// ws2812_top
module ws2812_top(input clk, input reset, input spi_valid, input spi_data, output led);
Size: about 5200 cells after synthesis, about 0.071 mm² of cells after synthesis.
==> flow/config.mk <==
export PLATFORM = sky130hd
export DESIGN_NAME = ws2812_top
export DESIGN_NICKNAME = ws2812_top
export VERILOG_FILES = /design/flow/design.v
export SDC_FILE = /design/flow/constraint.sdc
export NUM_CORES = 4
export LEC_CHECK = 0
export CAP_MARGIN = 15
export CORE_ASPECT_RATIO = 0.72
export CORE_MARGIN = 2
export CORE_UTILIZATION = 72
export CTS_CLUSTER_SIZE = 70
export PLACE_DENSITY_LB_ADDON = 0.0
export SETUP_SLACK_MARGIN = 2.21
export SLEW_MARGIN = 20
export TNS_END_PERCENT = 5
==> flow/constraint.sdc <==
create_clock -name core_clock -period 7.51 [get_ports {clk}]
set_input_delay 1.5020 -clock core_clock [delete_from_list [all_inputs] [get_ports {clk}]]
set_output_delay 1.5020 -clock core_clock [all_outputs]
set_load 0.01 [all_outputs]
run.sh (not shown) runs the stock make flow with config.mk's settings and CLKGATE_MAP_FILE=.
The first run passed the timing, design-rule and antenna checks.
Edit:
Settings changed: CAP_MARGIN 15 to 20, CORE_ASPECT_RATIO 0.72 to default, CTS_CLUSTER_SIZE 70 to 10, PLACE_DENSITY from default to 0.6, PLACE_DENSITY_LB_ADDON 0.0 to default, SETUP_SLACK_MARGIN 2.21 to 2.24, SLEW_MARGIN 20 to 35, TNS_END_PERCENT 5 to default.
Outcome: The changed run went through all stages and came out clean; non-clock buffer count increases by 8; sequential share of layout area decreases by 0.32 points; design area increases by 0.52%; clock skew increases by 0.0093 ns; setup slack gets better by 0.14 ns; wire length decreases by 0.45%; clock power increases by 3.7%; die size hardly moves; via count increases by 0.57%.
Edit:
Settings changed: CTS_CLUSTER_DIAMETER from default to 213, SETUP_SLACK_MARGIN 2.24 to 2.2, SLEW_MARGIN 35 to 20, TNS_END_PERCENT from default to 10.
What happened:
- area after synthesis does not change
- routed wire length goes down by 0.41%
- global-route usage goes down by 0.11 points
- hold slack barely changes
- count of clock-buffer cells in the layout rose by 2
Edit:
Settings changed: CAP_MARGIN 20 to 40, CORE_ASPECT_RATIO from default to 0.72, CTS_CLUSTER_DIAMETER 213 to default, CTS_CLUSTER_SIZE 10 to 70, PLACE_DENSITY 0.6 to default, PLACE_DENSITY_LB_ADDON from default to 0.0, SETUP_SLACK_MARGIN 2.2 to 2.21, TNS_END_PERCENT 10 to default.
Outcome: Utilization is about the same; cell area increases by 0.45%; via count increases by 0.51%; routed wire length increases by 0.51%; power decreases by 2.4%; cell count increases by 1.1%.

== run A ==
Starting RTL as in the previous note.
export LEC_CHECK = 0
export CAP_MARGIN = 20
export CORE_ASPECT_RATIO = 1.42
export CORE_MARGIN = 2
export CORE_UTILIZATION = 72
export CTS_CLUSTER_DIAMETER = 213
export CTS_CLUSTER_SIZE = 10
export PLACE_DENSITY = 0.72
export SETUP_SLACK_MARGIN = 2.2
export SLEW_MARGIN = 20
export TNS_END_PERCENT = 10
create_clock -name core_clock -period 7.51 [get_ports {clk}]
Input-level comparison between run B and run A:
- a change of PLACE_DENSITY from 0.72 to 0.6
- a deleted TNS_END_PERCENT that had been 10
- a deleted CORE_ASPECT_RATIO that had been 1.42
- a change of SETUP_SLACK_MARGIN from 2.2 to 2.24
- a deleted CTS_CLUSTER_DIAMETER that had been 213
- a deleted CTS_CLUSTER_SIZE that had been 10
Results
- Between run B and run A, via count is lower for run A, run B comes in above that.
- Power density over the cells on run B is down relative to run A.
- Cmp run B and run A / register-to-register path setup slack / higher: run B
- Final instance count without filler cells of run A is on par with run B.
- Taking run A as the reference, in run B part of the total power dissipated in combinational logic level, sequential cell fraction of total power moved up.
Edits applied to the flow inputs when going from run B to run C:
- SETUP_SLACK_MARGIN now 2.2, was 2.24
- SLEW_MARGIN now 40, was 20
- CTS_CLUSTER_DIAMETER now 213, previously not set
- CTS_CLUSTER_SIZE now 10, previously not set
## What came out
- Run C ended up with a lower met1 wire length than run B did.
- The run with more setup slack is run B; run C has less.
- met2 as the global routing's busiest layer was reported by run C, and met1 by run B.
- Worst max-slew margin expressed relative to the limit came out higher on run C than on run B.
diff inputs: run C => run D
- CTS_CLUSTER_DIAMETER: 213 -> unset
- SETUP_SLACK_MARGIN: 2.2 -> 2.21
- SLEW_MARGIN: 40 -> 20
- PLACE_DENSITY: 0.6 -> unset
- PLACE_DENSITY_LB_ADDON: unset -> 0.0
- CTS_CLUSTER_SIZE: 10 -> 26
- CORE_UTILIZATION: 72 -> 70
Results
Result: PASS for each of run D and run C. Sort run D and run C by arrival time at the worst endpoint, descending, and run D comes first. Run D — instance count on the critical path 1 lower, run C as reference. | cell count | lower: run C |. Looking only at setup slack of the critical path after layout, and setting everything else aside, the lower value of run D and run C goes to run D. Run C → run D: switching fraction of total power did not really move; final area roughly the same; routed wire length per instance shrank by 0.15 um; part of the total power dissipated in the clock network now larger; area figure in the yosys stat output comparable. Comparing detailed-route wire length for run D and run C, the bigger number came from run D.

exp/ember:
ws2812_top again, from the RTL that the note above started with.
// ws2812_top
module ws2812_top(input clk, input reset, input spi_valid, input spi_data, output led);
	parameter NUM_LEDS = 32;
	localparam NUM_BITS = NUM_LEDS*24;
	reg switch;
	wire q1,q2;
	reg[12:0] writeCount;
	wire read;	
	wire write ;		   	   
	wire empty1, empty2;
	reg justSwitched;
	bit_fifo #(.DEPTH(NUM_BITS)) fifo1(
		.clk(clk),
		.reset(reset),
		.din(spi_data),
		.wr_en(spi_valid & ~switch & write),
		.rd_en(read & switch),
		.q(q1),
		.empty(empty1),
		.full()
	);	   
	bit_fifo #(.DEPTH(NUM_BITS)) fifo2(
		.clk(clk),
		.reset(reset),
		.din(spi_data),
		.wr_en(spi_valid & switch & write),
		.rd_en(read & ~switch),
		.q(q2),
		.empty(empty2),
		.full()
	);		  
	wire readData;
	assign readData = switch ? q1 : q2;
	wire empty;
	assign empty = switch ? empty1 : empty2;
	wire ledFinished;  
	wire readDriver;
	assign read = readDriver | justSwitched;
	ledDriver ledDriver_inst(
		.clk(clk),
		.reset(reset),
		.led(led),
		.data(readData),   
		.lastBit(empty),
		.start(justSwitched),
		.finish(ledFinished),
		.read(readDriver)				  
	);
	reg ledRealFinished;
  ...
export LEC_CHECK = 0
export CAP_MARGIN = 30
export CELL_PAD_IN_SITES_DETAIL_PLACEMENT = 0
export CELL_PAD_IN_SITES_GLOBAL_PLACEMENT = 3
export CORE_ASPECT_RATIO = 0.94
export CORE_MARGIN = 8
export CORE_UTILIZATION = 54
export GPL_ROUTABILITY_DRIVEN = 1
export HOLD_SLACK_MARGIN = 0.06
export MAX_ROUTING_LAYER = met5
export MIN_ROUTING_LAYER = met2
export PLACE_DENSITY_LB_ADDON = 0.2
export SETUP_SLACK_MARGIN = 3.36
export SLEW_MARGIN = 10
create_clock -name core_clock -period 23.0 [get_ports {clk}]
[inputs] exp/fjord vs exp/ember
Settings: MAX_ROUTING_LAYER changed from met5 to met4; SLEW_MARGIN changed from 10 to 20; CELL_PAD_IN_SITES_DETAIL_PLACEMENT changed from 0 to 2; HOLD_SLACK_MARGIN removed (was 0.06); CORE_MARGIN changed from 8 to 10; MIN_ROUTING_LAYER changed from met2 to met1.
[summary]
Relative to exp/ember, exp/fjord degrades clock group total power. exp/fjord vs. exp/ember: clock insertion delay at the later pin of the skew report went up 40 ps; wire length on met1 went up 110,000 µm; via count of the routed design went down 5.7%.
Relative to exp/fjord, the following input files were edited for exp/tundra:
Settings: CORE_MARGIN now 8, was 10; CELL_PAD_IN_SITES_DETAIL_PLACEMENT now 0, was 2.
[summary]
- exp/tundra completed; timing, DRC and antenna clean
- exp/tundra and exp/fjord ended up with nearly the same number of slew-limit violations in the final report.
- Changes observed in exp/tundra relative to exp/fjord: routed length on met3 shows a reduction of 54%; combinational power now sits lower; count of clock-buffer cells in the layout down about 0.9%; endpoint arrival time on the critical path down 800 ps.
- Against exp/fjord, met1 layer wirelength in the final routing in exp/tundra fell by more than 10%.
- exp/tundra vs exp/fjord — sum of internal, switching and leakage power dropped 5.2%.
- exp/tundra has more setup slack than exp/fjord.
- exp/tundra against exp/fjord: die area lower; clock group share of total power lower.
Edits applied to the flow inputs when going from exp/tundra to exp/yarrow:
Settings: MIN_ROUTING_LAYER no longer set, was met1; CELL_PAD_IN_SITES_DETAIL_PLACEMENT no longer set, was 0; CORE_MARGIN now 2, was 8; GPL_ROUTABILITY_DRIVEN no longer set, was 1; PLACE_DENSITY now 0.6, previously not set; CORE_ASPECT_RATIO no longer set, was 0.94; SETUP_SLACK_MARGIN no longer set, was 3.36; PLACE_DENSITY_LB_ADDON no longer set, was 0.2; CAP_MARGIN now 20, was 30; CELL_PAD_IN_SITES_GLOBAL_PLACEMENT no longer set, was 3; CORE_UTILIZATION now 66, was 54; MAX_ROUTING_LAYER no longer set, was met4; the clock period (ns, I/O delays scaled along) now 13.5, was 23.0.
[summary]
Changes observed in exp/yarrow relative to exp/tundra: clock tree buffer count of the final layout shows a reduction of 4, leakage power figure shows a reduction of about 0.7%.
Comparing exp/tundra and exp/yarrow, cell area after layout is higher on exp/tundra.
Here is what was changed in the inputs of exp/willow compared with exp/yarrow.
Settings: SETUP_SLACK_MARGIN: unset -> 2.2; CTS_CLUSTER_DIAMETER: unset -> 213; CORE_UTILIZATION: 66 -> 72; the clock period (ns, I/O delays scaled along): 13.5 -> 7.51.
[summary]
Across exp/yarrow and exp/willow, the outcome is the same: a clean finish for every run.
Summary of exp/willow over exp/yarrow: hold slack now sits higher, placed cell area now sits at about the same level, initial antenna violation count now sits lower.
Looking at exp/yarrow and exp/willow, the clock latency of the later-clocked register in the worst-skew pair is a wash.
In the metrics for exp/yarrow and exp/willow, the one carrying the higher critical path depth is exp/willow.
Cell-internal power, exp/yarrow and exp/willow, lower one = exp/yarrow.
Per the comparison of exp/willow with exp/yarrow, relative area change from synthesis to final layout went down, routed wire length went down about 1.7%, total design power increased by 78% relative to the old numbers, non-clock buffer count decreased 0.78%.
No activity file was given, so power comes from the tool's default toggle rates.
